## flow/config.mk

```make
export PLATFORM = sky130hd
export DESIGN_NAME = attitude_estimation
export DESIGN_NICKNAME = attitude_estimation
export VERILOG_FILES = /design/flow/design.v
export SDC_FILE = /design/flow/constraint.sdc
export NUM_CORES = 4
export LEC_CHECK = 0
export ABC_AREA = 0
export CAP_MARGIN = 20
export CORE_MARGIN = 2
export CORE_UTILIZATION = 72
export GPL_ROUTABILITY_DRIVEN = 1
export GPL_TIMING_DRIVEN = 1
export MAX_ROUTING_LAYER = met4
export PLACE_DENSITY_LB_ADDON = 0.0
export SETUP_SLACK_MARGIN = -0.73
export SLEW_MARGIN = 20
export TNS_END_PERCENT = 40
```

## flow/constraint.sdc

```tcl
create_clock -name core_clock -period 9.71 [get_ports {clk}]
set_input_delay 1.9420 -clock core_clock [delete_from_list [all_inputs] [get_ports {clk}]]
set_output_delay 1.9420 -clock core_clock [all_outputs]
set_load 0.01 [all_outputs]
```

## flow/design.v

```verilog
`timescale 1ns / 1ps
module spi_controller(
    input clk,
    input reset,
    output reg sensor_select,
    output reg write_start,
    output reg [7:0] write_data,
    output reg [2:0] write_count_bytes,
    input write_ready
    );
    parameter GYRO = 0;
    parameter ACCL = 1;
    parameter state_init = 0;
    parameter state_idle = 1;
    parameter state_gyro_x = 2;
    parameter state_idle_1 = 3;
    parameter state_gyro_y = 4;
    parameter state_idle_2 = 5;
    parameter state_accl_x = 6;
    parameter state_idle_3 = 7;
    parameter state_accl_y = 8;
    parameter state_idle_4 = 9;
    parameter state_accl_z = 10;
    parameter state_idle_5 = 11;
    reg [3:0] current_state;
    reg [3:0] next_state;
    always @ (posedge clk) begin
        if (reset)
            current_state <= state_init;
        else
            current_state <= next_state;
        end
    always @ (*) begin
        next_state = current_state;
        case (current_state)
            state_init: begin
                next_state = state_idle;
                end
            state_idle: begin
                if (write_ready)
                    next_state = state_gyro_x;
                end
            state_gyro_x: begin
                next_state = state_idle_1;
                end
            state_idle_1: begin
                if (write_ready)
                    next_state = state_gyro_y;
                end
            state_gyro_y: begin
                next_state = state_idle_2;
                end
            state_idle_2: begin
                if (write_ready)
                    next_state = state_accl_x;
                end
            state_accl_x: begin
                next_state = state_idle_3;
                end
            state_idle_3: begin
                if (write_ready)
                    next_state = state_accl_y;
                end
            state_accl_y: begin
                next_state = state_idle_4;
                end
            state_idle_4: begin
                if (write_ready)
                    next_state = state_accl_z;
                end
            state_accl_z: begin
                next_state = state_idle_5;
                end
            state_idle_5: begin
                if (write_ready)
                    next_state = state_gyro_x;
                end
            endcase
        end
    always @ (*) begin
        case (current_state)
            state_init: begin
                sensor_select = 1'b0;
                write_start = 1'b0;
                write_data = 8'd0;
                write_count_bytes = 3'b0;
                end
            state_idle: begin
                sensor_select = 1'b0;
                write_start = 1'b0;
                write_data = 8'd0;
                write_count_bytes = 3'b0;
                end
            state_gyro_x: begin
                sensor_select = GYRO;
                write_start = 1'b1;
                write_data = 8'h02;
                write_count_bytes = 3'd3;
                end
            state_idle_1: begin
                sensor_select = GYRO;
                write_start = 1'b0;
                write_data = 8'h02;
                write_count_bytes = 3'd3;
                end
            state_gyro_y: begin
                sensor_select = GYRO;
                write_start = 1'b1;
                write_data = 8'h04;
                write_count_bytes = 3'd3;
                end
            state_idle_2: begin
                sensor_select = GYRO;
                write_start = 1'b0;
                write_data = 8'h04;
                write_count_bytes = 3'd3;
                end
            state_accl_x: begin
                sensor_select = ACCL;
                write_start = 1'b1;
                write_data = 8'h12;
                write_count_bytes = 3'd4;
                end
            state_idle_3: begin
                sensor_select = ACCL;
                write_start = 1'b0;
                write_data = 8'h12;
                write_count_bytes = 3'd4;
                end
            state_accl_y: begin
                sensor_select = ACCL;
                write_start = 1'b1;
                write_data = 8'h14;
                write_count_bytes = 3'd4;
                end
            state_idle_4: begin
                sensor_select = ACCL;
                write_start = 1'b0;
                write_data = 8'h14;
                write_count_bytes = 3'd4;
                end
            state_accl_z: begin
                sensor_select = ACCL;
                write_start = 1'b1;
                write_data = 8'h16;
                write_count_bytes = 3'd4;
                end
            state_idle_5: begin
                sensor_select = ACCL;
                write_start = 1'b0;
                write_data = 8'h16;
                write_count_bytes = 3'd4;
                end
            default: begin
                sensor_select = 1'b0;
                write_start = 1'b0;
                write_data = 8'd0;
                write_count_bytes = 3'b0;
                end
            endcase
        end
endmodule
`timescale 1ns / 1ps
module spi_interface(
    input div_clk,
    input reset,
    input sensor_select,
    input write_start,
    input [7:0] write_data,
    input [2:0] write_count_bytes,
    output reg write_ready,
    output wire read_ready,
    output wire [7:0] read_data,
    output wire SCLK,
    output wire MOSI,
    input  wire MISO_G,
    output wire SS_G,
    input  wire MISO_A,
    output wire SS_A
    );
    parameter GYRO = 0;
    parameter ACCL = 1;
    parameter state_init = 0;
    parameter state_idle = 1;
    parameter state_write_init = 2;
    parameter state_write_set_ss = 3;
    parameter state_write_hi = 4;
    parameter state_write_lo = 5;
    parameter state_write_done = 6;
    reg [3:0] current_state;
    reg [3:0] next_state;
    reg [7:0] shift_reg_tx;
    reg tx_reset;
    reg tx_parallel_load_enable;
    reg tx_shift_right_enable;
    reg [7:0] shift_reg_rx;
    reg rx_reset;
    reg rx_shift_left_enable;
    reg slave_select_gyro;
    reg slave_select_accl;
    reg shared_clk;
    reg [3:0] count;
    reg [2:0] count_bytes;
    reg count_reset;
    reg count_load;
    reg count_enable;
    reg count_done;
    reg count_bytes_done;
    always @ (posedge div_clk) begin
        if (reset)
            current_state <= state_init;
        else
            current_state <= next_state;
        end
    always @ (*) begin
        next_state = current_state;
        case (current_state)
            state_init: begin
                next_state = state_idle;
                end
            state_idle: begin
                if (write_start)
                    next_state = state_write_init;
                end
            state_write_init: begin
                next_state = state_write_set_ss;
                end
            state_write_set_ss: begin
                next_state = state_write_hi;
                end
            state_write_hi: begin
                if (count_bytes_done)
                    next_state = state_write_done;
                else
                    next_state = state_write_lo;
                end
            state_write_lo: begin
                next_state = state_write_hi;
                end
            state_write_done: begin
                next_state = state_idle;
                end
            default: begin
                next_state = state_init;
                end
            endcase
        end
    always @ (posedge div_clk) begin
        if (tx_reset)
            shift_reg_tx <= 8'd0;
        else if (tx_parallel_load_enable)
            shift_reg_tx <= write_data;
        else if (tx_shift_right_enable)
            shift_reg_tx <= {shift_reg_tx[6:0], 1'b0};
        if (rx_reset)
            shift_reg_rx <= 8'd0;
        else if (rx_shift_left_enable && (sensor_select == GYRO))
            shift_reg_rx <= {shift_reg_rx[6:0], MISO_G};
        else if (rx_shift_left_enable && (sensor_select == ACCL))
            shift_reg_rx <= {shift_reg_rx[6:0], MISO_A};
        if (count_reset) begin
            count <= 4'd0;
            count_bytes <= 3'd0;
            count_done <= 1'b0;
            count_bytes_done <= 1'b0;
            end
        else if (count_load) begin
            count <= 4'd15;
            count_bytes <= write_count_bytes;
            end
        else if (count_enable) begin
            count <= count - 1;
            count_done <= 1'b0;
            if (count == 4'd1 && (write_count_bytes != count_bytes))
                count_done <= 1'b1;
            if (count == 4'd0) begin
                count_bytes <= count_bytes - 1;
                end
            if (count_bytes == 3'd1 && count == 4'd2)
                count_bytes_done <= 1'b1;
            end
        end
    always @ (*) begin
            write_ready = 1'b0;
            tx_reset = 1'b0;
            tx_parallel_load_enable = 1'b0;
            tx_shift_right_enable = 1'b0;
            rx_reset = 1'b0;
            rx_shift_left_enable = 1'b0;
            slave_select_gyro = 1'b1;
            slave_select_accl = 1'b1;
            shared_clk = 1'b0;
            count_reset = 1'b0;
            count_load = 1'b0;
            count_enable = 1'b0;
            case (current_state)
                state_init: begin
                    tx_reset = 1'b1;
                    rx_reset = 1'b1;
                    count_reset = 1'b1;
                    end
                state_idle: begin
                    write_ready = 1'b1;
                    count_reset = 1'b1;
                    end
                state_write_init: begin
                    count_load = 1'b1;
                    tx_parallel_load_enable = 1'b1;
                    end
                state_write_set_ss: begin
                    rx_shift_left_enable = 1'b1;
                    if (sensor_select == GYRO)
                        slave_select_gyro = 1'b0;
                    else
                        slave_select_accl = 1'b0;
                    end
                state_write_hi: begin
                    shared_clk = 1'b1;
                    tx_shift_right_enable = 1'b1;
                    count_enable = 1'b1;
                    if (sensor_select == GYRO)
                        slave_select_gyro = 1'b0;
                    else
                        slave_select_accl = 1'b0;
                    end
                state_write_lo: begin
                    shared_clk = 1'b0;
                    rx_shift_left_enable = 1'b1;
                    count_enable = 1'b1;
                    if (sensor_select == GYRO)
                        slave_select_gyro = 1'b0;
                    else
                        slave_select_accl = 1'b0;
                    end
                state_write_done: begin
                    shared_clk = 1'b0;
                    count_enable = 1'b1;
                    if (sensor_select == GYRO)
                        slave_select_gyro = 1'b0;
                    else
                        slave_select_accl = 1'b0;
                    end
                endcase
            end
        assign MOSI = shift_reg_tx[7];
        assign SS_G = slave_select_gyro;
        assign SS_A = slave_select_accl;
        assign SCLK = shared_clk;
        assign read_ready = count_done;
        assign read_data = shift_reg_rx;
endmodule
`timescale 1ns / 1ps
module spi_master(
    input clk,
    input reset,
    output wire read_ready,
    output wire [7:0] read_data,
    output wire SCLK,
    output wire MOSI,
    input  wire MISO_G,
    output wire SS_G,
    input  wire MISO_A,
    output wire SS_A
    );
    wire sensor_select;
    wire write_start;
    wire [7:0] write_data;
    wire [2:0] write_count_bytes;
    wire write_ready;
    spi_controller controller(.clk(clk),
                              .reset(reset),
                              .sensor_select(sensor_select),
                              .write_start(write_start),
                              .write_data(write_data),
                              .write_count_bytes(write_count_bytes),
                              .write_ready(write_ready));
    spi_interface spi_if(.div_clk(clk),
                            .reset(reset),
                            .sensor_select(sensor_select),
                            .write_start(write_start),
                            .write_data(write_data),
                            .write_count_bytes(write_count_bytes),
                            .write_ready(write_ready),
                            .read_ready(read_ready),
                            .read_data(read_data),
                            .SCLK(SCLK),
                            .MOSI(MOSI),
                            .MISO_G(MISO_G),
                            .SS_G(SS_G),
                            .MISO_A(MISO_A),
                            .SS_A(SS_A));
endmodule
`timescale 1ns / 1ps
module spi_axis_bridge(
    input clk,
    input reset,
    input read_ready,
    input [7:0] read_data,
    input TREADY,
    output reg TVALID,
    output [103:0] TDATA
    );
    reg [103:0] register_buffer;
    reg [3:0] internal_counter;
    always @ (posedge clk) begin
        if (reset)
            register_buffer <= 104'd0;
        else if (read_ready)
            register_buffer <= {register_buffer[95:0], read_data};
        end
    always @ (posedge clk) begin
        if (reset)
            internal_counter <= 4'd0;
        else if (internal_counter == 4'd13)
            internal_counter <= 4'd0;
        else if (read_ready)
            internal_counter <= internal_counter + 1'b1;
        end
    always @ (posedge clk) begin
        if (reset)
            TVALID <= 1'b0;
        else if (internal_counter == 4'd13)
            TVALID <= 1'b1;
        else if (TVALID && TREADY)
            TVALID <= 1'b0;
        end
    assign TDATA = register_buffer;
endmodule
`timescale 1 ns / 1 ns
module preprocessor
          (clk,
           reset,
           RAW_GYRO_X,
           RAW_GYRO_Y,
           RAW_ACCL_X,
           RAW_ACCL_Y,
           RAW_ACCL_Z,
           GYRO_X,
           GYRO_Y,
           ACCL_X,
           ACCL_Y,
           ACCL_Z,
           TVALID,
           TREADY);
  input   clk;
  input   reset;
  input   signed [15:0] RAW_GYRO_X;   
  input   signed [15:0] RAW_GYRO_Y;   
  input   signed [15:0] RAW_ACCL_X;   
  input   signed [15:0] RAW_ACCL_Y;   
  input   signed [15:0] RAW_ACCL_Z;   
  output  signed [15:0] GYRO_X;   
  output  signed [15:0] GYRO_Y;   
  output  signed [15:0] ACCL_X;   
  output  signed [15:0] ACCL_Y;   
  output  signed [15:0] ACCL_Z;   
  input TVALID;
  output TREADY;
  assign TREADY = 1'b1;
  wire signed [30:0] Data_Type_Conversion6_out1;   
  wire signed [61:0] Gain8_mul_temp;   
  wire signed [16:0] Gain8_out1;   
  wire signed [33:0] Gain12_mul_temp;   
  wire signed [15:0] Gain12_out1;   
  reg signed [15:0] Unit_Delay_out1;   
  wire signed [30:0] Data_Type_Conversion1_out1;   
  wire signed [61:0] Gain2_mul_temp;   
  wire signed [16:0] Gain2_out1;   
  wire signed [33:0] Gain1_mul_temp;   
  wire signed [15:0] Gain1_out1;   
  reg signed [15:0] Unit_Delay1_out1;   
  wire signed [30:0] Data_Type_Conversion_out1;   
  wire signed [61:0] Gain3_mul_temp;   
  wire signed [16:0] Gain3_out1;   
  wire signed [33:0] Gain4_mul_temp;   
  wire signed [15:0] Gain4_out1;   
  reg signed [15:0] Unit_Delay2_out1;   
  wire signed [30:0] Data_Type_Conversion2_out1;   
  wire signed [61:0] Gain5_mul_temp;   
  wire signed [16:0] Gain5_out1;   
  wire signed [33:0] Gain6_mul_temp;   
  wire signed [15:0] Gain6_out1;   
  reg signed [15:0] Unit_Delay3_out1;   
  wire signed [30:0] Data_Type_Conversion3_out1;   
  wire signed [61:0] Gain7_mul_temp;   
  wire signed [16:0] Gain7_out1;   
  wire signed [33:0] Gain9_mul_temp;   
  wire signed [15:0] Gain9_out1;   
  reg signed [15:0] Unit_Delay4_out1;   
  assign Data_Type_Conversion6_out1 = {RAW_GYRO_X, 15'b000000000000000};
  assign Gain8_mul_temp = 31'sb0100000000000000100000000000001 * Data_Type_Conversion6_out1;
  assign Gain8_out1 = Gain8_mul_temp[60:44] + $signed({1'b0, Gain8_mul_temp[43] & (( ~ Gain8_mul_temp[61]) | (|Gain8_mul_temp[42:0]))});
  assign Gain12_mul_temp = 17'sb01111101000000000 * Gain8_out1;
  assign Gain12_out1 = Gain12_mul_temp[31:16] + $signed({1'b0, Gain12_mul_temp[15] & (( ~ Gain12_mul_temp[33]) | (|Gain12_mul_temp[14:0]))});
  always @(posedge clk)
    begin : Unit_Delay_process
      if (reset == 1'b1) begin
        Unit_Delay_out1 <= 16'sb0000000000000000;
      end
      else if (TREADY && TVALID) begin
        Unit_Delay_out1 <= Gain12_out1;
      end
    end
  assign GYRO_X = Unit_Delay_out1;
  assign Data_Type_Conversion1_out1 = {RAW_GYRO_Y, 15'b000000000000000};
  assign Gain2_mul_temp = 31'sb0100000000000000100000000000001 * Data_Type_Conversion1_out1;
  assign Gain2_out1 = Gain2_mul_temp[60:44] + $signed({1'b0, Gain2_mul_temp[43] & (( ~ Gain2_mul_temp[61]) | (|Gain2_mul_temp[42:0]))});
  assign Gain1_mul_temp = 17'sb01111101000000000 * Gain2_out1;
  assign Gain1_out1 = Gain1_mul_temp[31:16] + $signed({1'b0, Gain1_mul_temp[15] & (( ~ Gain1_mul_temp[33]) | (|Gain1_mul_temp[14:0]))});
  always @(posedge clk)
    begin : Unit_Delay1_process
      if (reset == 1'b1) begin
        Unit_Delay1_out1 <= 16'sb0000000000000000;
      end
      else if (TREADY && TVALID) begin
        Unit_Delay1_out1 <= Gain1_out1;
      end
    end
  assign GYRO_Y = Unit_Delay1_out1;
  assign Data_Type_Conversion_out1 = {RAW_ACCL_X, 15'b000000000000000};
  assign Gain3_mul_temp = 31'sb0100000000000000100000000000001 * Data_Type_Conversion_out1;
  assign Gain3_out1 = Gain3_mul_temp[60:44] + $signed({1'b0, Gain3_mul_temp[43] & (( ~ Gain3_mul_temp[61]) | (|Gain3_mul_temp[42:0]))});
  assign Gain4_mul_temp = 17'sb01011101110000000 * Gain3_out1;
  assign Gain4_out1 = Gain4_mul_temp[31:16] + $signed({1'b0, Gain4_mul_temp[15] & (( ~ Gain4_mul_temp[33]) | (|Gain4_mul_temp[14:0]))});
  always @(posedge clk)
    begin : Unit_Delay2_process
      if (reset == 1'b1) begin
        Unit_Delay2_out1 <= 16'sb0000000000000000;
      end
      else if (TREADY && TVALID) begin
        Unit_Delay2_out1 <= Gain4_out1;
      end
    end
  assign ACCL_X = Unit_Delay2_out1;
  assign Data_Type_Conversion2_out1 = {RAW_ACCL_Y, 15'b000000000000000};
  assign Gain5_mul_temp = 31'sb0100000000000000100000000000001 * Data_Type_Conversion2_out1;
  assign Gain5_out1 = Gain5_mul_temp[60:44] + $signed({1'b0, Gain5_mul_temp[43] & (( ~ Gain5_mul_temp[61]) | (|Gain5_mul_temp[42:0]))});
  assign Gain6_mul_temp = 17'sb01011101110000000 * Gain5_out1;
  assign Gain6_out1 = Gain6_mul_temp[31:16] + $signed({1'b0, Gain6_mul_temp[15] & (( ~ Gain6_mul_temp[33]) | (|Gain6_mul_temp[14:0]))});
  always @(posedge clk)
    begin : Unit_Delay3_process
      if (reset == 1'b1) begin
        Unit_Delay3_out1 <= 16'sb0000000000000000;
      end
      else if (TREADY && TVALID) begin
        Unit_Delay3_out1 <= Gain6_out1;
      end
    end
  assign ACCL_Y = Unit_Delay3_out1;
  assign Data_Type_Conversion3_out1 = {RAW_ACCL_Z, 15'b000000000000000};
  assign Gain7_mul_temp = 31'sb0100000000000000100000000000001 * Data_Type_Conversion3_out1;
  assign Gain7_out1 = Gain7_mul_temp[60:44] + $signed({1'b0, Gain7_mul_temp[43] & (( ~ Gain7_mul_temp[61]) | (|Gain7_mul_temp[42:0]))});
  assign Gain9_mul_temp = 17'sb01011101110000000 * Gain7_out1;
  assign Gain9_out1 = Gain9_mul_temp[31:16] + $signed({1'b0, Gain9_mul_temp[15] & (( ~ Gain9_mul_temp[33]) | (|Gain9_mul_temp[14:0]))});
  always @(posedge clk)
    begin : Unit_Delay4_process
      if (reset == 1'b1) begin
        Unit_Delay4_out1 <= 16'sb0000000000000000;
      end
      else if (TREADY && TVALID) begin
        Unit_Delay4_out1 <= Gain9_out1;
      end
    end
  assign ACCL_Z = Unit_Delay4_out1;
endmodule
`timescale 1ns / 1ps
module attitude_estimation(
    input clk,
    input reset,
    output SCLK,
    output MOSI,
    input  MISO_G,
    output SS_G,
    input  MISO_A,
    output SS_A,
    output [15:0] gyro_x,
    output [15:0] gyro_y,
    output [15:0] accl_x,
    output [15:0] accl_y,
    output [15:0] accl_z
    );
    wire read_ready;
    wire [7:0] read_data;
    wire TREADY;
    wire TVALID;
    wire [103:0] TDATA;
    spi_master master (.clk(clk),
                       .reset(reset),
                       .read_ready(read_ready),
                       .read_data(read_data),
                       .SCLK(SCLK),
                       .MOSI(MOSI),
                       .MISO_G(MISO_G),
                       .SS_G(SS_G),
                       .MISO_A(MISO_A),
                       .SS_A(SS_A));
    spi_axis_bridge bridge (.clk(clk),
                            .reset(reset),
                            .read_ready(read_ready),
                            .read_data(read_data),
                            .TREADY(TREADY),
                            .TVALID(TVALID),
                            .TDATA(TDATA));
    preprocessor preprocessor (.clk(clk),
                               .reset(reset),
                               .RAW_GYRO_X({TDATA[95:88], TDATA[103:96]}),
                               .RAW_GYRO_Y({TDATA[79:72], TDATA[87:80]}),
                               .RAW_ACCL_X({TDATA[55:48], TDATA[63:56]}),
                               .RAW_ACCL_Y({TDATA[31:24], TDATA[39:32]}),
                               .RAW_ACCL_Z({TDATA[7:0], TDATA[15:8]}),
                               .GYRO_X(gyro_x),
                               .GYRO_Y(gyro_y),
                               .ACCL_X(accl_x),
                               .ACCL_Y(accl_y),
                               .ACCL_Z(accl_z),
                               .TREADY(TREADY),
                               .TVALID(TVALID));
endmodule
```

## flow/run.sh

```bash
#!/bin/bash
# the make line also repeats each setting of config.mk as NAME=value (left out here)
make -C /OpenROAD-flow-scripts/flow DESIGN_CONFIG=/design/flow/config.mk WORK_HOME=/design/flow/orfs CLKGATE_MAP_FILE= finish
```

==> flow_summary.yaml, run 1 <==
# generated from flow reports
synthesis:
  ys_warn_count: 4
  ys_seq_share_pct: 11.4
  top_area_cell: "ha_1"
  postSynthCellCount: 4628
  logic_family: "adder cells"
  syn-num-nets: 5752
  ys_sh_mux_pct: 3.47
  aoi_share_pct: 13.0
  topCellsByArea: "ha_1, fa_1, dfxtp_1, inv_1, xnor2_1"
  ys_area_um2: 40200
  ff_type: "dfxtp_1"
  ys_types: 90
  yosysMostFrequentCell: "inv_1"
  top_cells_by_count: "inv_1, ha_1, fa_1, nor2_1, xnor2_1"
  syn_avg_cell_area_um2: 8.69
  ys_sh_xor_pct: 8.83
  synth_area_um2: 40200
  synth_top_area_share_pct: 23.0
  yosys_cells: 4628
  synthSimpleGateAreaFrac_pct: 13.1
  ys_sh_adder_pct: 41.9
  synthArstFlopShare_pct: 0
  edf_count: 0
  ys.flops: 229
floorplan:
  chipArea_um2: 57800
  num_rows: 86
  dieHeight_um: 240
  io_pins: 88
  fp_util_pct: 72.9
  core_area_um2: 55200
  die_w_um: 240
placed_design:
  port_buffers: 87
  place.gp.congestion: 1.00
  place_ws_ps: -2000
  placed_area_um2: 51600
  dp_hpwl_um: 117000
status:
  firstError: "[ERROR DPL-0033] detailed placement checks failed during check placement."
  haltStage: "4_1_cts"
  status: "did not finish"
==> through the flow <==
| step | std cells | hold slack (ps) |
|---|---|---|
| after detailed placement | 6501 | 463 |
| after global placement | 6501 | 432 |
| after floorplan | 4628 | 415 |
==> run 2: changes to the inputs <==
- CORE_ASPECT_RATIO: not set -> 1.59
- CORE_UTILIZATION: 72 -> 67
- PLACE_DENSITY_LB_ADDON: 0.0 -> not set
- SETUP_SLACK_MARGIN: -0.73 -> 2.38
- TNS_END_PERCENT: 40 -> 5
- clock period: 9.71 -> 15.6 ns (I/O delays scaled with it)
==> flow_summary.yaml, run 2 <==
# implementation run metrics
status:
  status: "no timing/DRC/antenna violations"
synthesis:
  yosysMostFrequentCell: "inv_1"
  logic_family: "adder cells"
  top_cells_by_count: "inv_1, ha_1, fa_1, nor2_1, xnor2_1"
  ys_warn_count: 4
  ys_sh_xor_pct: 8.83
  ys_area_um2: 40200
  postSynthCellCount: 4628
  yosys_cells: 4628
  ys.flops: 229
  synth_area_um2: 40200
  syn-num-nets: 5752
  synth_top_area_share_pct: 23.0
  aoi_share_pct: 13.0
  ys_sh_mux_pct: 3.47
  synthSimpleGateAreaFrac_pct: 13.1
  synthArstFlopShare_pct: 0
  top_area_cell: "ha_1"
  edf_count: 0
  ff_type: "dfxtp_1"
  ys_sh_adder_pct: 41.9
  ys_types: 90
  syn_avg_cell_area_um2: 8.69
  ys_seq_share_pct: 11.4
  topCellsByArea: "ha_1, fa_1, dfxtp_1, inv_1, xnor2_1"
clock_network:
  tritoncts: "yes"
  cts_num_sinks: 229
  clock_latency_ps: 580
  holdBufCountCts: 0
  clk_pin_slew_ps: 70
  htreeDepth: 1
  cts_max_path_buffers: 3
  numCtsBuffers: 25
  cts-root-buf: "clkbuf_16"
final_timing:
  setup_viol: 0
  fmax_ghz: 0.0794
  maxSlewHeadroom_pct: 30.0
  hold_viol: 0
  fin_crit_sh_pct: 80.7
  hold_ws_ps: 455
  slew_viol_final: 0
  finClkSkew_ps: 22.4
  min_period_ps: 12590
  setup_total_negative_slack_ps: 0
  rsz0062_at_grt: "true"
  worst_pin_slew_ps: 1050
finish:
  logic_area_um2: 32700
  layout.nets: 5757
  syn_to_final_growth_pct: 6.92
  regArea_um2: 4610
  fillers: 4904
power_and_ir_drop:
  power.group.top: "clock"
  max-vdd-ir-drop_v: 0.0000799
  finalPower_mw: 1.22
  power_clock_mw: 0.615
  p_switching_mw: 0.287
  pg_comb_mw: 0.0150
  p_comb_share_pct: 1.2
  p_seq_mw: 0.587
  p_int_mw: 0.930
  clockPowerShare_pct: 50.5
  p_sw_share_pct: 23.5
  powerDensity_nw_per_um2: 28.3
  p_leak_nw: 22.9
  p_seq_share_pct: 48.3
min_path:
  min_path_type: "flip-flop to flip-flop"
  worstHoldStart: "master.spi_if.count_bytes_done"
  min_to: "master.spi_if.current_state[5]"
  holdPathStages: 1
floorplan:
  die_w_um: 198
  core_area_um2: 59500
  io_pins: 88
  fp_util_pct: 67.6
  dieHeight_um: 313
  chipArea_um2: 62100
  num_rows: 113
job:
  tool_warnings: 63
  cap_violations: 0
worst_setup_path:
  rrSetupSlack_ps: 3010
  end_kind: "flip-flop"
  r2r.worst_path.cells: 50
  crit_type: "flip-flop to flip-flop"
  path_buffers: 5
  crit_slowest_cell: "fa_1"
  cp.arrival_ps: 13070
  timing.rr.end: "preprocessor.Unit_Delay3_out1[10]"
  critPathLaunchType: "flip-flop"
  crit_family: "adder cells"
  r2r_start: "bridge.register_buffer[31]"
  critical_path_required_ps: 16080
  slowest_delay_ps: 560
  cp.depth: 50
  cp-startpoint: "bridge.register_buffer[31]"
  cp_max_fo: 10
  crit_path_end: "preprocessor.Unit_Delay3_out1[10]"
drt:
  antenna_left: 0
  drc_errors: 0
  wire_per_inst_um: 16.7
  drt_iter0_drc: 1119
  wl_um: 90900
  num_antenna_cells: 0
  drt-pass1-iter-count: 7
  viasPerCell: 5.84
  via_count: 31800
grt:
  busiest_layer: "met2"
  antenna_found_initial: 0
  use_met1_pct: 33.1
  grt.total_usage_pct: 30.7
  grt_max_degree: 91
  grt_pass1_wl_um: 153000
  use_met2_pct: 58.7
  grt_overflow: 0
  met3_usage_pct: 1.99
  grt_pass1_vias: 32500
placed_design:
  place.gp.congestion: 0.934
  dp_hpwl_um: 75700
  port_buffers: 87
[run 2: per-layer routing]
metal  vias up  part of all wire (%)
li1      15700                     -
met1     15400                    39
met2       559                    55
met3       199                   2.7
met4         0                   3.4
met5         -                     0
[run 2: repair_timing]
item,4_1_cts,5_1_grt
endpoints found under the hold margin,0,0
setup buffers,0,16
pin swaps,0,9
endpoints found under the setup margin,25,79
resized,7,67
[run 2: area by class of cell]
cell class	count	area share [%]
multi-input combinational	3520	76.0
clock inverter	14	0.401
clock buffer	32	1.54
timing repair buffer	112	2.46
tap	805	2.34
sequential	229	10.7
inverter	745	6.50
[run 2: through the flow]
stage / worst slack (ps) / cell area (um^2) / cells / util [%]
global route: 2180 / 43000 / 5457 / 72.3
floorplan: 3100 / 40200 / 4628 / -
global placement: 2000 / 41700 / 5395 / 70.0
CTS: 2280 / 42500 / 5441 / 71.5
detailed placement: 1670 / 41700 / 5395 / 70.0
finish: 3010 / 43000 / 5457 / 72.3
==> run 3: changes to the inputs <==
- ABC_AREA: 0 -> not set
- CORE_ASPECT_RATIO: 1.59 -> not set
- CORE_UTILIZATION: 67 -> 59
- GPL_ROUTABILITY_DRIVEN: 1 -> not set
- GPL_TIMING_DRIVEN: 1 -> not set
- MAX_ROUTING_LAYER: met4 -> not set
- SETUP_SLACK_MARGIN: 2.38 -> not set
- TNS_END_PERCENT: 5 -> not set
- clock period: 15.6 -> 7.26 ns (I/O delays scaled with it)
==> flow_summary.yaml, run 3 <==
# implementation run metrics
power_and_ir_drop:
  powerDensity_nw_per_um2: 49.2
  p_leak_nw: 30.5
  p_seq_share_pct: 45.1
  p_int_mw: 2.12
  power_clock_mw: 1.50
  p_seq_mw: 1.26
  clockPowerShare_pct: 53.7
  pg_comb_mw: 0.0343
  power.group.top: "clock"
  p_comb_share_pct: 1.2
  finalPower_mw: 2.80
  max-vdd-ir-drop_v: 0.000234
  p_switching_mw: 0.679
  p_sw_share_pct: 24.3
finish:
  layout.nets: 7156
  fin_area_um2: 56900
  fin_util_pct: 84.5
  syn_to_final_growth_pct: 41.5
  post_layout_nonfiller_instances: 6929
  fillers: 4054
min_path:
  min_path_type: "flip-flop to flip-flop"
  worstHoldStart: "master.spi_if.write_data[2]"
  min_to: "master.spi_if.shift_reg_tx[2]"
  holdPathStages: 2
floorplan:
  io_pins: 88
  dieHeight_um: 265
  die_w_um: 265
  core_area_um2: 67400
  chipArea_um2: 70300
  fp_util_pct: 59.7
  num_rows: 95
final_timing:
  fmax_ghz: 0.0883
  min_period_ps: 11330
  rsz0062_at_grt: "true"
  hold_ws_ps: 462
  fin_crit_sh_pct: 156
  worst_slack_ps: -4070
  finClkSkew_ps: 16.3
  hold_viol: 0
  slew_viol_final: 0
  maxSlewHeadroom_pct: 31.4
  setup_total_negative_slack_ps: -279920
  setup_viol: 80
  worst_pin_slew_ps: 1030
placed_design:
  place_ws_ps: -4220
  place.gp.congestion: 0.931
  port_buffers: 87
  dp_cells: 6737
  placed_area_um2: 53000
  dp_hpwl_um: 90000
synthesis:
  ys_area_um2: 40200
  synthSimpleGateAreaFrac_pct: 13.1
  top_area_cell: "ha_1"
  edf_count: 0
  ys_warn_count: 4
  aoi_share_pct: 13.0
  synth_area_um2: 40200
  ff_type: "dfxtp_1"
  ys_sh_adder_pct: 41.9
  ys_seq_share_pct: 11.4
  syn-num-nets: 5752
  logic_family: "adder cells"
  ys_sh_xor_pct: 8.83
  syn_avg_cell_area_um2: 8.69
  ys_types: 90
  yosysMostFrequentCell: "inv_1"
  ys_sh_mux_pct: 3.47
  ys.flops: 229
  yosys_cells: 4628
  postSynthCellCount: 4628
  synthArstFlopShare_pct: 0
  top_cells_by_count: "inv_1, ha_1, fa_1, nor2_1, xnor2_1"
  topCellsByArea: "ha_1, fa_1, dfxtp_1, inv_1, xnor2_1"
  synth_top_area_share_pct: 23.0
clock_network:
  clk_pin_slew_ps: 70
  cts-root-buf: "clkbuf_16"
  htreeDepth: 1
  tritoncts: "yes"
  cts_max_path_buffers: 3
  cts_num_sinks: 229
  numCtsBuffers: 30
  clock_latency_ps: 600
  holdBufCountCts: 0
worst_setup_path:
  cp-startpoint: "bridge.register_buffer[31]"
  r2r.worst_path.cells: 58
  end_kind: "flip-flop"
  cp_max_fo: 7
  critPathLaunchType: "flip-flop"
  crit_path_end: "preprocessor.Unit_Delay3_out1[14]"
  crit_type: "flip-flop to flip-flop"
  cp.arrival_ps: 11770
  rrSetupSlack_ps: -4070
  crit_family: "adder cells"
  timing.rr.end: "preprocessor.Unit_Delay3_out1[14]"
  path_buffers: 18
  critical_path_required_ps: 7700
  slowest_delay_ps: 590
  r2r_start: "bridge.register_buffer[31]"
  crit_slowest_cell: "fa_2"
  path_common_cell: "buf_4"
  cp.depth: 58
drt:
  wl_um: 115000
  viasPerCell: 5.47
  num_antenna_cells: 0
  drc_errors: 0
  drt-pass1-iter-count: 5
  antenna_left: 0
  topRoutingLayerUsed: "met4"
  via_count: 37900
  met1Wirelength_um: 50300
  wl_met2_um: 56400
  drt_iter0_drc: 1987
  route.met3.wl_um: 4870
  wire_per_inst_um: 16.5
grt:
  grt_pass1_vias: 39200
  grt.total_usage_pct: 31.9
  grt_max_degree: 123
  grt_overflow: 0
  grt_pass1_wl_um: 187000
  antenna_found_initial: 0
job:
  tool_warnings: 66
  cap_violations: 0
status:
  violations: "setup timing"
  status: "failed layout checks"
-- run 3: final cells by class --
type,instances,area [um^2],share of cell area (%)
clock buffer,36,823,1.45
clock inverter,20,179,0.314
inverter,745,2820,4.96
multi-input combinational,3520,35700,62.7
sequential,229,4620,8.11
tap,873,1090,1.92
timing repair buffer,1506,11700,20.6
-- run 3: metal layers --
layer	vias up	track usage, %
met5	-	0
met4	0	9.38
met3	191	3.62
met2	837	55.9
met1	18300	41.4
li1	18600	-
-- run 3: repair_timing --
action / 4_1_cts / 5_1_grt
setup endpoints to repair: 80 / 80
setup buffers: 91 / 65
resized: 188 / 174
pin swaps: 214 / 199
==> run 4: changes to the inputs <==
- ABC_AREA: not set -> 0
- CORE_UTILIZATION: 59 -> 72
- GPL_ROUTABILITY_DRIVEN: not set -> 1
- GPL_TIMING_DRIVEN: not set -> 1
- MAX_ROUTING_LAYER: not set -> met4
- PLACE_DENSITY_LB_ADDON: not set -> 0.0
- SETUP_SLACK_MARGIN: not set -> 2.89
- TNS_END_PERCENT: not set -> 40
- clock period: 7.26 -> 9.74 ns (I/O delays scaled with it)
==> flow_summary.yaml, run 4 <==
# generated from flow reports
status:
  firstError: "[ERROR DPL-0033] detailed placement checks failed during check placement."
  haltStage: "4_1_cts"
  status: "did not finish"
synthesis:
  ys_types: 90
  ys_sh_xor_pct: 8.83
  ff_type: "dfxtp_1"
  synthArstFlopShare_pct: 0
  ys_sh_mux_pct: 3.47
  ys_sh_adder_pct: 41.9
  topCellsByArea: "ha_1, fa_1, dfxtp_1, inv_1, xnor2_1"
  aoi_share_pct: 13.0
  syn-num-nets: 5752
  ys_area_um2: 40200
  postSynthCellCount: 4628
  syn_avg_cell_area_um2: 8.69
  synthSimpleGateAreaFrac_pct: 13.1
  yosys_cells: 4628
  ys.flops: 229
  logic_family: "adder cells"
  ys_seq_share_pct: 11.4
  synth_top_area_share_pct: 23.0
  yosysMostFrequentCell: "inv_1"
  ys_warn_count: 4
  top_cells_by_count: "inv_1, ha_1, fa_1, nor2_1, xnor2_1"
  synth_area_um2: 40200
  edf_count: 0
  top_area_cell: "ha_1"
floorplan:
  core_area_um2: 55200
  fp_util_pct: 72.9
  io_pins: 88
  die_w_um: 240
  chipArea_um2: 57800
  num_rows: 86
  dieHeight_um: 240
placed_design:
  dp_hpwl_um: 117000
  placed_area_um2: 51600
  place.gp.congestion: 0.992
  port_buffers: 87
==> run 4: stage by stage <==
| stage | power [mW] | hold slack (ps) | worst slack, ps | cells |
|---|---|---|---|---|
| global placement | 0.985 | 439 | -1330 | 6504 |
| detailed placement | 0.987 | 458 | -2050 | 6504 |
| floorplan | 0.980 | 415 | -1110 | 4628 |
==> run 5: changes to the inputs <==
- CORE_ASPECT_RATIO: not set -> 0.5
- CORE_UTILIZATION: 72 -> 61
- PLACE_DENSITY_LB_ADDON: 0.0 -> not set
- SETUP_SLACK_MARGIN: 2.89 -> 2.38
- TNS_END_PERCENT: 40 -> 5
- clock period: 9.74 -> 9.39 ns (I/O delays scaled with it)
==> flow_summary.yaml, run 5 <==
# implementation run metrics
status:
  status: "failed layout checks"
  violations: "setup timing"
worst_setup_path:
  cp.depth: 54
  timing.rr.end: "preprocessor.Unit_Delay3_out1[3]"
  crit_family: "adder cells"
  path_common_cell: "ha_4"
  cp.arrival_ps: 12550
  critical_path_required_ps: 9820
  crit_path_end: "preprocessor.Unit_Delay3_out1[3]"
  critPathLaunchType: "flip-flop"
  crit_type: "flip-flop to flip-flop"
  rrSetupSlack_ps: -2730
  cp-startpoint: "bridge.register_buffer[31]"
  r2r_start: "bridge.register_buffer[31]"
  end_kind: "flip-flop"
  crit_slowest_cell: "fa_2"
  r2r.worst_path.cells: 54
  cp_max_fo: 7
  path_buffers: 5
  slowest_delay_ps: 590
min_path:
  worstHoldStart: "master.spi_if.shift_reg_rx[7]"
  min_to: "master.spi_if.shift_reg_rx[7]"
  holdPathStages: 2
  min_path_type: "flip-flop to flip-flop"
placed_design:
  place.gp.congestion: 0.971
  place_ws_ps: -2900
  port_buffers: 87
  dp_hpwl_um: 94400
power_and_ir_drop:
  pg_comb_mw: 0.0258
  p_sw_share_pct: 23.7
  p_seq_mw: 0.976
  power.group.top: "clock"
  clockPowerShare_pct: 52.0
  max-vdd-ir-drop_v: 0.000112
  p_comb_share_pct: 1.2
  p_int_mw: 1.59
  p_seq_share_pct: 46.7
  p_leak_nw: 29.5
  powerDensity_nw_per_um2: 38.4
  finalPower_mw: 2.09
  p_switching_mw: 0.495
  power_clock_mw: 1.09
floorplan:
  dieHeight_um: 186
  die_w_um: 367
  io_pins: 88
  core_area_um2: 65100
  chipArea_um2: 68200
  fp_util_pct: 61.8
  num_rows: 66
synthesis:
  ys.flops: 229
  edf_count: 0
  ys_sh_adder_pct: 41.9
  yosysMostFrequentCell: "inv_1"
  ys_seq_share_pct: 11.4
  syn-num-nets: 5752
  ys_area_um2: 40200
  syn_avg_cell_area_um2: 8.69
  ys_warn_count: 4
  logic_family: "adder cells"
  top_area_cell: "ha_1"
  yosys_cells: 4628
  aoi_share_pct: 13.0
  topCellsByArea: "ha_1, fa_1, dfxtp_1, inv_1, xnor2_1"
  synth_area_um2: 40200
  postSynthCellCount: 4628
  ff_type: "dfxtp_1"
  synth_top_area_share_pct: 23.0
  synthArstFlopShare_pct: 0
  ys_sh_mux_pct: 3.47
  ys_sh_xor_pct: 8.83
  synthSimpleGateAreaFrac_pct: 13.1
  ys_types: 90
  top_cells_by_count: "inv_1, ha_1, fa_1, nor2_1, xnor2_1"
grt:
  grt_pass1_vias: 39700
  grt.total_usage_pct: 35.1
  grt_pass1_wl_um: 193000
  grt_max_degree: 119
  grt_overflow: 0
  antenna_found_initial: 1
final_timing:
  fin_crit_sh_pct: 129
  fmax_ghz: 0.0825
  worst_slack_ps: -2730
  rsz0062_at_grt: "true"
  min_period_ps: 12120
  slew_viol_final: 0
  setup_viol: 80
  finClkSkew_ps: 37.1
  worst_pin_slew_ps: 1170
  hold_viol: 0
  maxSlewHeadroom_pct: 22.3
clock_network:
  clock_latency_ps: 600
  cts-root-buf: "clkbuf_16"
  clk_pin_slew_ps: 70
  cts_max_path_buffers: 3
  cts_num_sinks: 229
  htreeDepth: 1
  tritoncts: "yes"
  numCtsBuffers: 26
drt:
  drt_iter0_drc: 2488
  via_count: 38500
  drc_errors: 0
  antenna_left: 0
  viasPerCell: 5.64
  wl_um: 121000
  drt-pass1-iter-count: 5
  wire_per_inst_um: 17.7
finish:
  logic_area_um2: 34100
  layout.nets: 7047
  regArea_um2: 4610
  syn_to_final_growth_pct: 34.9
  fillers: 3904
job:
  cap_violations: 0
  tool_warnings: 67
[run 5: timing repair]
action                     in CTS  in global routing
hold buffers                    0                  0
buffers inserted               30                 19
pin swaps                      81                 82
resized                       107                 69
setup endpoints to repair      80                 80
[run 5: final cells by class]
cell class,count,area share [%]
multi-input cells,3520,62.8
repair buffers,1401,19.8
flip-flops and latches,229,8.50
inverters,745,5.17
well taps,884,2.04
clock buffers,33,1.28
clock inverters,14,0.348
diodes,1,0.00461
[run 5: metrics by stage]
stage	cells	cell area, um^2	util (%)	hold WS (ps)	setup TNS, ps
2_1_floorplan	4628	41200	-	415	-95000
3_3_place_gp	6730	52100	80.0	442	-118260
3_5_place_dp	6730	52100	80.0	454	-145620
4_1_cts	6807	53700	82.6	465	-116920
5_1_grt	6827	54300	83.4	477	-168430
6_report	6827	54300	83.4	467	-126500
[run 5: layer usage]
metal  track usage (%)  up-vias  wire (um)
met1              44.7    18600      52500
met2              59.7     1241      57800
met4              9.00        0       3410
met3              4.14      324       6760
met5                 -        -          0
li1                  -    18300          -
==> run 6: changes to the inputs <==
- ABC_AREA: 0 -> not set
- CORE_ASPECT_RATIO: 0.5 -> not set
- CORE_UTILIZATION: 61 -> 40
- GPL_ROUTABILITY_DRIVEN: 1 -> not set
- GPL_TIMING_DRIVEN: 1 -> not set
- MAX_ROUTING_LAYER: met4 -> not set
- SETUP_SLACK_MARGIN: 2.38 -> 0.95
- TNS_END_PERCENT: 5 -> not set
- clock period: 9.39 -> 14.6 ns (I/O delays scaled with it)
==> flow_summary.yaml, run 6 <==
# implementation run metrics
synthesis:
  postSynthCellCount: 4628
  syn-num-nets: 5752
  synth_top_area_share_pct: 23.0
  ys_sh_adder_pct: 41.9
  synthSimpleGateAreaFrac_pct: 13.1
  ys_area_um2: 40200
  ys_seq_share_pct: 11.4
  ys_sh_mux_pct: 3.47
  ys_sh_xor_pct: 8.83
  ys_warn_count: 4
  aoi_share_pct: 13.0
  ff_type: "dfxtp_1"
  edf_count: 0
  top_area_cell: "ha_1"
  synthArstFlopShare_pct: 0
  logic_family: "adder cells"
  syn_avg_cell_area_um2: 8.69
  yosys_cells: 4628
  yosysMostFrequentCell: "inv_1"
  ys.flops: 229
  synth_area_um2: 40200
  topCellsByArea: "ha_1, fa_1, dfxtp_1, inv_1, xnor2_1"
  top_cells_by_count: "inv_1, ha_1, fa_1, nor2_1, xnor2_1"
  ys_types: 90
worst_setup_path:
  timing.rr.end: "preprocessor.Unit_Delay2_out1[8]"
  cp_max_fo: 19
  cp-startpoint: "bridge.register_buffer[55]"
  path_buffers: 9
  crit_type: "flip-flop to flip-flop"
  rrSetupSlack_ps: 1690
  r2r_start: "bridge.register_buffer[55]"
  slowest_delay_ps: 580
  crit_slowest_cell: "fa_1"
  crit_path_end: "preprocessor.Unit_Delay2_out1[8]"
  r2r.worst_path.cells: 53
  end_kind: "flip-flop"
  cp.arrival_ps: 13330
  crit_family: "adder cells"
  critical_path_required_ps: 15030
  cp.depth: 53
  critPathLaunchType: "flip-flop"
  path_common_cell: "ha_1"
finish:
  fin_area_um2: 43700
  syn_to_final_growth_pct: 8.58
  fillers: 9924
  layout.nets: 5767
job:
  tool_warnings: 60
  cap_violations: 0
min_path:
  min_path_type: "flip-flop to flip-flop"
  worstHoldStart: "master.spi_if.shift_reg_rx[7]"
  min_to: "master.spi_if.shift_reg_rx[7]"
  holdPathStages: 2
drt:
  viasPerCell: 5.29
  antenna_left: 0
  drt-pass1-iter-count: 6
  wl_um: 93700
  wire_per_inst_um: 15.7
  num_antenna_cells: 0
  drt_iter0_drc: 1533
  drc_errors: 0
  via_count: 31500
power_and_ir_drop:
  max-vdd-ir-drop_v: 0.0000649
  p_sw_share_pct: 23.4
  p_seq_mw: 0.629
  p_int_mw: 1.03
  pg_comb_mw: 0.0164
  power_clock_mw: 0.695
  p_comb_share_pct: 1.2
  p_seq_share_pct: 46.9
  power.group.top: "clock"
  finalPower_mw: 1.34
  clockPowerShare_pct: 51.9
  p_switching_mw: 0.313
  p_leak_nw: 22.9
  powerDensity_nw_per_um2: 30.7
grt:
  grt.total_usage_pct: 18.3
  grt_max_degree: 98
  antenna_found_initial: 1
  grt_pass1_vias: 31400
  grt_pass1_wl_um: 159000
  grt_overflow: 0
final_timing:
  finClkSkew_ps: 19.2
  min_period_ps: 12910
  maxSlewHeadroom_pct: 36.7
  worst_pin_slew_ps: 949
  hold_viol: 0
  setup_viol: 0
  rsz0062_at_grt: "true"
  fin_crit_sh_pct: 88.4
  slew_viol_final: 0
  fmax_ghz: 0.0775
  setup_total_negative_slack_ps: 0
placed_design:
  placed_area_um2: 42400
  dp_hpwl_um: 77600
  place.gp.congestion: 0.919
  port_buffers: 87
floorplan:
  chipArea_um2: 103000
  io_pins: 88
  num_rows: 116
  dieHeight_um: 321
  die_w_um: 321
  core_area_um2: 99900
  fp_util_pct: 40.3
status:
  status: "no timing/DRC/antenna violations"
clock_network:
  clock_latency_ps: 590
  clk_pin_slew_ps: 60
  cts-root-buf: "clkbuf_16"
  tritoncts: "yes"
  htreeDepth: 1
  holdBufCountCts: 0
  cts_num_sinks: 229
  numCtsBuffers: 30
  cts_max_path_buffers: 3
[run 6: timing repair]
item                       CTS  global route
gates resized                1            54
cloned                       0             0
setup endpoints to repair    2            46
buffers inserted             0             5
pin swaps                    0             6
[run 6: final cells by class]
class	count	area, um^2	share of cell area [%]
clock buffer	41	823	1.88
multi-input combinational	3520	32700	74.7
tap	1298	1620	3.72
timing repair buffer	117	1100	2.52
clock inverter	12	96.3	0.221
sequential	229	4590	10.5
inverter	745	2800	6.40
[run 6: metal layers]
metal  global-route usage (%)  vias up  routed length, um
met5                        0        -                  0
met4                     3.43        0               1560
met3                     1.78       86               3490
met2                     30.7      518              42900
met1                     25.7    15100              45700
li1                         -    15800                  -
[run 6: per-stage QoR]
step                utilization, %  instances  hold WS, ps  worst slack (ps)
floorplan                        -       4628          415              2100
global placement              42.5       5904          440              1040
detailed placement            42.5       5904          445               959
CTS                           43.4       5957          451               969
global route                  43.8       5962          477               887
finish                        43.8       5962          452              1690
==> run 7: changes to the inputs <==
- CORE_ASPECT_RATIO: not set -> 1.21
- CORE_UTILIZATION: 40 -> 65
- CTS_CLUSTER_SIZE: not set -> 12
- GPL_ROUTABILITY_DRIVEN: not set -> 0
- GPL_TIMING_DRIVEN: not set -> 1
- HOLD_SLACK_MARGIN: not set -> 0.1
- PLACE_DENSITY_LB_ADDON: not set -> 0.0
- SETUP_SLACK_MARGIN: 0.95 -> not set
- clock period: 14.6 -> 16.0 ns (I/O delays scaled with it)
==> flow_summary.yaml, run 7 <==
# implementation run metrics
worst_setup_path:
  r2r_start: "bridge.register_buffer[31]"
  path_buffers: 5
  crit_slowest_cell: "dfxtp_1"
  timing.rr.end: "preprocessor.Unit_Delay3_out1[3]"
  cp_max_fo: 19
  rrSetupSlack_ps: 1660
  cp.depth: 56
  path_common_cell: "ha_1"
  crit_family: "adder cells"
  critPathLaunchType: "flip-flop"
  slowest_delay_ps: 800
  crit_path_end: "preprocessor.Unit_Delay3_out1[3]"
  cp-startpoint: "bridge.register_buffer[31]"
  r2r.worst_path.cells: 56
  crit_type: "flip-flop to flip-flop"
  end_kind: "flip-flop"
  critical_path_required_ps: 16450
  cp.arrival_ps: 14790
grt:
  antenna_found_initial: 0
  grt.total_usage_pct: 26.6
  use_met2_pct: 47.5
  grt_max_degree: 114
  grt_pass1_wl_um: 145000
  grt_pass1_vias: 30900
  use_met1_pct: 35.1
  grt_overflow: 0
  busiest_layer: "met2"
  met3_usage_pct: 1.86
synthesis:
  ys_sh_xor_pct: 8.83
  synth_area_um2: 40200
  ys_sh_adder_pct: 41.9
  aoi_share_pct: 13.0
  synthArstFlopShare_pct: 0
  syn-num-nets: 5752
  ys_sh_mux_pct: 3.47
  topCellsByArea: "ha_1, fa_1, dfxtp_1, inv_1, xnor2_1"
  top_area_cell: "ha_1"
  ys_area_um2: 40200
  ff_type: "dfxtp_1"
  edf_count: 0
  postSynthCellCount: 4628
  synth_top_area_share_pct: 23.0
  ys_types: 90
  logic_family: "adder cells"
  syn_avg_cell_area_um2: 8.69
  yosys_cells: 4628
  synthSimpleGateAreaFrac_pct: 13.1
  yosysMostFrequentCell: "inv_1"
  ys_seq_share_pct: 11.4
  ys.flops: 229
  top_cells_by_count: "inv_1, ha_1, fa_1, nor2_1, xnor2_1"
  ys_warn_count: 4
power_and_ir_drop:
  p_comb_share_pct: 1.2
  p_leak_nw: 22.6
  p_sw_share_pct: 23.2
  clockPowerShare_pct: 50.9
  p_switching_mw: 0.278
  max-vdd-ir-drop_v: 0.0000775
  powerDensity_nw_per_um2: 28.2
  power_clock_mw: 0.611
  p_int_mw: 0.920
  p_seq_share_pct: 47.9
  pg_comb_mw: 0.0142
  power.group.top: "clock"
  p_seq_mw: 0.574
clock_network:
  postCtsSetupBuffers: 0
  cts_max_path_buffers: 3
  htreeDepth: 1
  numCtsBuffers: 27
  cts_num_sinks: 229
  holdBufCountCts: 0
  cts-root-buf: "clkbuf_16"
  cts_resized: 0
  clk_pin_slew_ps: 60
  tritoncts: "yes"
  clock_latency_ps: 600
finish:
  syn_to_final_growth_pct: 5.69
  fillers: 5145
  layout.nets: 5741
  regArea_um2: 4590
  fin_area_um2: 42500
  logic_area_um2: 32300
final_timing:
  min_period_ps: 14340
  fin_crit_sh_pct: 89.6
  setup_total_negative_slack_ps: 0
  setup_viol: 0
  fmax_ghz: 0.0697
  hold_viol: 0
  maxSlewHeadroom_pct: 37.0
  finClkSkew_ps: 36.7
  rsz0062_at_grt: "false"
  worst_pin_slew_ps: 945
  slew_viol_final: 0
floorplan:
  chipArea_um2: 63900
  num_rows: 100
  fp_util_pct: 65.5
  io_pins: 88
  core_area_um2: 61400
  die_w_um: 230
  dieHeight_um: 278
drt:
  via_count: 31200
  drc_errors: 0
  antenna_left: 0
  num_antenna_cells: 0
  wl_um: 84200
  wire_per_inst_um: 15.5
  viasPerCell: 5.72
  drt-pass1-iter-count: 5
  drt_iter0_drc: 1581
placed_design:
  port_buffers: 87
  placed_area_um2: 41700
  dp_hpwl_um: 70200
status:
  status: "no timing/DRC/antenna violations"
min_path:
  min_path_type: "flip-flop to flip-flop"
  holdPathStages: 1
  min_to: "master.spi_if.current_state[5]"
  worstHoldStart: "master.spi_if.count_bytes_done"
job:
  tool_warnings: 61
  cap_violations: 0
## run 7: routing by layer
| metal | up-vias | part of all wire [%] |
|---|---|---|
| met4 | 0 | 2.3 |
| li1 | 15700 | - |
| met1 | 14700 | 46 |
| met5 | - | 0 |
| met2 | 569 | 49 |
| met3 | 136 | 3.0 |
## run 7: through the flow
stage / instances / power [mW] / utilization, % / setup slack, ps / hold slack [ps]
after global placement: 5404 / 0.601 / 67.8 / 2270 / 431
final: 5450 / 1.20 / 69.2 / 1660 / 453
after global routing: 5450 / 1.24 / 69.2 / 662 / 479
after detailed placement: 5404 / 0.601 / 67.8 / 1990 / 437
after CTS: 5450 / 1.21 / 69.2 / 1910 / 450
after floorplan: 4628 / 0.597 / - / 3500 / 415
## run 7: layout make-up
cell class	instances	area share, %
inverter	745	6.58
clock buffer	35	1.75
tap	816	2.40
multi-input combinational	3520	76.0
clock inverter	11	0.271
timing repair buffer	94	2.17
sequential	229	10.8
==> run 8: changes to the inputs <==
- CORE_ASPECT_RATIO: 1.21 -> not set
- CTS_CLUSTER_SIZE: 12 -> not set
- GPL_ROUTABILITY_DRIVEN: 0 -> not set
- GPL_TIMING_DRIVEN: 1 -> not set
- HOLD_SLACK_MARGIN: 0.1 -> not set
- PLACE_DENSITY: not set -> 0.36
- PLACE_DENSITY_LB_ADDON: 0.0 -> not set
- clock period: 16.0 -> 22.1 ns (I/O delays scaled with it)
==> flow_summary.yaml, run 8 <==
# implementation run metrics
status:
  status: "no timing/DRC/antenna violations"
min_path:
  min_path_type: "flip-flop to flip-flop"
  min_to: "master.spi_if.current_state[5]"
  worstHoldStart: "master.spi_if.count_bytes_done"
  holdPathStages: 1
drt:
  drc_errors: 0
  antenna_left: 0
  num_antenna_cells: 0
  via_count: 31300
  wl_um: 85200
  viasPerCell: 5.77
  drt_iter0_drc: 1580
  wire_per_inst_um: 15.7
  drt-pass1-iter-count: 5
worst_setup_path:
  cp.arrival_ps: 14400
  r2r_start: "bridge.register_buffer[31]"
  cp-startpoint: "bridge.register_buffer[31]"
  crit_type: "flip-flop to flip-flop"
  crit_slowest_cell: "dfxtp_1"
  slowest_delay_ps: 770
  rrSetupSlack_ps: 8160
  crit_family: "adder cells"
  critical_path_required_ps: 22550
  path_buffers: 5
  timing.rr.end: "preprocessor.Unit_Delay3_out1[10]"
  crit_path_end: "preprocessor.Unit_Delay3_out1[10]"
  critPathLaunchType: "flip-flop"
  r2r.worst_path.cells: 52
  path_common_cell: "ha_1"
  cp.depth: 52
  cp_max_fo: 19
  end_kind: "flip-flop"
final_timing:
  worst_pin_slew_ps: 1050
  fmax_ghz: 0.0717
  hold_ws_ps: 445
  maxSlewHeadroom_pct: 29.8
  worst_slack_ps: 8160
  setup_viol: 0
  finClkSkew_ps: 28.5
  hold_viol: 0
  fin_crit_sh_pct: 63.1
  slew_viol_final: 0
  min_period_ps: 13940
  rsz0062_at_grt: "false"
  setup_total_negative_slack_ps: 0
power_and_ir_drop:
  clockPowerShare_pct: 48.6
  pg_comb_mw: 0.0106
  max-vdd-ir-drop_v: 0.0000465
  p_int_mw: 0.639
  p_comb_share_pct: 1.3
  p_seq_mw: 0.415
  p_sw_share_pct: 22.9
  power_clock_mw: 0.403
  p_switching_mw: 0.190
  power.group.top: "registers"
  finalPower_mw: 0.829
  powerDensity_nw_per_um2: 19.5
  p_leak_nw: 22.5
  p_seq_share_pct: 50.1
finish:
  fin_area_um2: 42400
  fin_util_pct: 69.0
  syn_to_final_growth_pct: 5.41
  layout.nets: 5739
  post_layout_nonfiller_instances: 5422
grt:
  grt_pass1_vias: 30200
  grt_pass1_wl_um: 145000
  antenna_found_initial: 0
  grt.total_usage_pct: 26.9
  grt_overflow: 0
  grt_max_degree: 107
placed_design:
  port_buffers: 87
  dp_cells: 5378
  place.gp.congestion: 0.920
  placed_area_um2: 41600
  dp_hpwl_um: 71100
  place_ws_ps: 8270
clock_network:
  cts_num_sinks: 229
  htreeDepth: 1
  tritoncts: "yes"
  cts_resized: 0
  holdBufCountCts: 0
  clock_latency_ps: 550
  cts_max_path_buffers: 3
  clk_pin_slew_ps: 60
  numCtsBuffers: 25
  postCtsSetupBuffers: 0
  cts-root-buf: "clkbuf_16"
synthesis:
  syn_avg_cell_area_um2: 8.69
  aoi_share_pct: 13.0
  topCellsByArea: "ha_1, fa_1, dfxtp_1, inv_1, xnor2_1"
  synthSimpleGateAreaFrac_pct: 13.1
  logic_family: "adder cells"
  ys_area_um2: 40200
  ff_type: "dfxtp_1"
  top_area_cell: "ha_1"
  synthArstFlopShare_pct: 0
  ys_warn_count: 4
  ys_sh_xor_pct: 8.83
  syn-num-nets: 5752
  ys.flops: 229
  edf_count: 0
  ys_types: 90
  ys_seq_share_pct: 11.4
  yosys_cells: 4628
  ys_sh_mux_pct: 3.47
  synth_top_area_share_pct: 23.0
  ys_sh_adder_pct: 41.9
  yosysMostFrequentCell: "inv_1"
  synth_area_um2: 40200
  top_cells_by_count: "inv_1, ha_1, fa_1, nor2_1, xnor2_1"
  postSynthCellCount: 4628
job:
  cap_violations: 0
  tool_warnings: 63
floorplan:
  chipArea_um2: 63900
  fp_util_pct: 65.4
  dieHeight_um: 253
  num_rows: 91
  die_w_um: 253
  io_pins: 88
  core_area_um2: 61500
## run 8: layout make-up
class | instances | area (um^2)
Sequential cell | 229 | 4590
Tap cell | 790 | 988
Multi-Input combinational cell | 3520 | 32300
Inverter | 745 | 2800
Clock inverter | 10 | 71.3
Fill cell | 5186 | 19100
Clock buffer | 34 | 699
Timing Repair Buffer | 94 | 925
## run 8: layer usage
metal	global-route usage, %	vias up	part of all wire [%]
li1	-	15700	-
met1	38.2	14900	49
met2	45.1	511	46
met3	2.12	101	3.2
met4	4.95	0	1.9
met5	0	-	0
==> run 9: changes to the inputs <==
- CAP_MARGIN: 20 -> 10
- CORE_UTILIZATION: 65 -> 53
- CTS_CLUSTER_SIZE: not set -> 35
- GPL_ROUTABILITY_DRIVEN: not set -> 1
- MIN_ROUTING_LAYER: not set -> met1
- PLACE_DENSITY: 0.36 -> not set
- SETUP_SLACK_MARGIN: not set -> 3.73
- SLEW_MARGIN: 20 -> 40
- clock period: 22.1 -> 14.2 ns (I/O delays scaled with it)
==> flow_summary.yaml, run 9 <==
# implementation run metrics
drt:
  num_antenna_cells: 0
  viasPerCell: 5.49
  antenna_left: 0
  via_count: 32700
  drc_errors: 0
  drt-pass1-iter-count: 5
  drt_iter0_drc: 1608
  wire_per_inst_um: 16.6
  wl_um: 99100
synthesis:
  synthArstFlopShare_pct: 0
  postSynthCellCount: 4628
  syn_avg_cell_area_um2: 8.69
  ff_type: "dfxtp_1"
  ys_sh_adder_pct: 41.9
  synth_area_um2: 40200
  top_area_cell: "ha_1"
  logic_family: "adder cells"
  yosysMostFrequentCell: "inv_1"
  ys_area_um2: 40200
  yosys_cells: 4628
  top_cells_by_count: "inv_1, ha_1, fa_1, nor2_1, xnor2_1"
  ys_warn_count: 4
  ys_seq_share_pct: 11.4
  synthSimpleGateAreaFrac_pct: 13.1
  ys_sh_mux_pct: 3.47
  edf_count: 0
  aoi_share_pct: 13.0
  synth_top_area_share_pct: 23.0
  topCellsByArea: "ha_1, fa_1, dfxtp_1, inv_1, xnor2_1"
  ys_sh_xor_pct: 8.83
  syn-num-nets: 5752
  ys.flops: 229
  ys_types: 90
power_and_ir_drop:
  power_clock_mw: 0.723
  pg_comb_mw: 0.0172
  p_leak_nw: 24.9
  max-vdd-ir-drop_v: 0.0000737
  p_int_mw: 1.07
  powerDensity_nw_per_um2: 27.7
  p_sw_share_pct: 22.8
  p_seq_share_pct: 46.6
  p_comb_share_pct: 1.2
  p_switching_mw: 0.316
  power.group.top: "clock"
  p_seq_mw: 0.645
  clockPowerShare_pct: 52.2
finish:
  post_layout_nonfiller_instances: 5956
  syn_to_final_growth_pct: 24.2
  logic_area_um2: 36700
  regArea_um2: 4630
  layout.nets: 6081
  fillers: 6267
worst_setup_path:
  cp.arrival_ps: 11920
  critical_path_required_ps: 14700
  cp_max_fo: 6
  rrSetupSlack_ps: 2780
  path_common_cell: "ha_4"
  slowest_delay_ps: 570
  crit_path_end: "preprocessor.Unit_Delay3_out1[10]"
  r2r.worst_path.cells: 55
  critPathLaunchType: "flip-flop"
  crit_type: "flip-flop to flip-flop"
  crit_slowest_cell: "fa_2"
  end_kind: "flip-flop"
  crit_family: "adder cells"
  r2r_start: "bridge.register_buffer[31]"
  cp-startpoint: "bridge.register_buffer[31]"
  cp.depth: 55
  path_buffers: 10
  timing.rr.end: "preprocessor.Unit_Delay3_out1[10]"
grt:
  grt_max_degree: 82
  busiest_layer: "met2"
  grt.total_usage_pct: 24.8
  grt_pass1_vias: 32300
  use_met1_pct: 35.5
  grt_pass1_wl_um: 163000
  grt_overflow: 0
  use_met2_pct: 41.6
  antenna_found_initial: 0
  met3_usage_pct: 2.13
final_timing:
  worst_pin_slew_ps: 875
  setup_viol: 0
  fmax_ghz: 0.0875
  maxSlewHeadroom_pct: 41.3
  min_period_ps: 11420
  finClkSkew_ps: 34.6
  rsz0062_at_grt: "true"
  setup_total_negative_slack_ps: 0
  fin_crit_sh_pct: 80.4
  slew_viol_final: 0
  hold_viol: 0
floorplan:
  core_area_um2: 75600
  chipArea_um2: 78100
  num_rows: 101
  die_w_um: 280
  fp_util_pct: 53.2
  dieHeight_um: 280
  io_pins: 88
clock_network:
  numCtsBuffers: 28
  clk_pin_slew_ps: 60
  htreeDepth: 1
  clock_latency_ps: 590
  holdBufCountCts: 0
  tritoncts: "yes"
  cts_num_sinks: 229
  cts-root-buf: "clkbuf_16"
  cts_max_path_buffers: 3
placed_design:
  place.gp.congestion: 0.912
  port_buffers: 87
  dp_hpwl_um: 76200
  dp_cells: 5566
job:
  tool_warnings: 62
  cap_violations: 0
min_path:
  min_to: "master.spi_if.shift_reg_rx[7]"
  worstHoldStart: "master.spi_if.shift_reg_rx[7]"
  holdPathStages: 2
  min_path_type: "flip-flop to flip-flop"
status:
  status: "no timing/DRC/antenna violations"
## run 9: what timing repair did
action	CTS	global route
resized	377	213
buffers inserted	228	110
pin swaps	273	238
setup endpoints to repair	80	79
cloned	0	0
## run 9: final cells by class
type	count	share of cell area [%]
multi-input cells	3520	73.4
well taps	978	2.45
clock inverters	13	0.293
inverters	745	5.66
flip-flops and latches	229	9.27
repair buffers	433	7.34
clock buffers	38	1.56
## run 9: layer usage
layer  share of wire [%]  wire (um)
met1                  49      48300
met2                  47      46100
met3                 3.3       3290
met4                 1.4       1410
met5                   0          0
## run 9: through the flow
stage,setup WS [ps],util [%],instance area [um^2],power [mW],hold WS (ps)
2_1_floorplan,3350,-,41700,0.672,415
3_3_place_gp,2220,57.2,43200,0.677,443
3_5_place_dp,2030,57.3,43300,0.677,446
4_1_cts,2860,63.5,48000,1.41,452
5_1_grt,2200,66.1,50000,1.43,472
6_report,2780,66.1,50000,1.38,451
Power figures rest on the tool's default switching activity, not on a simulated workload.
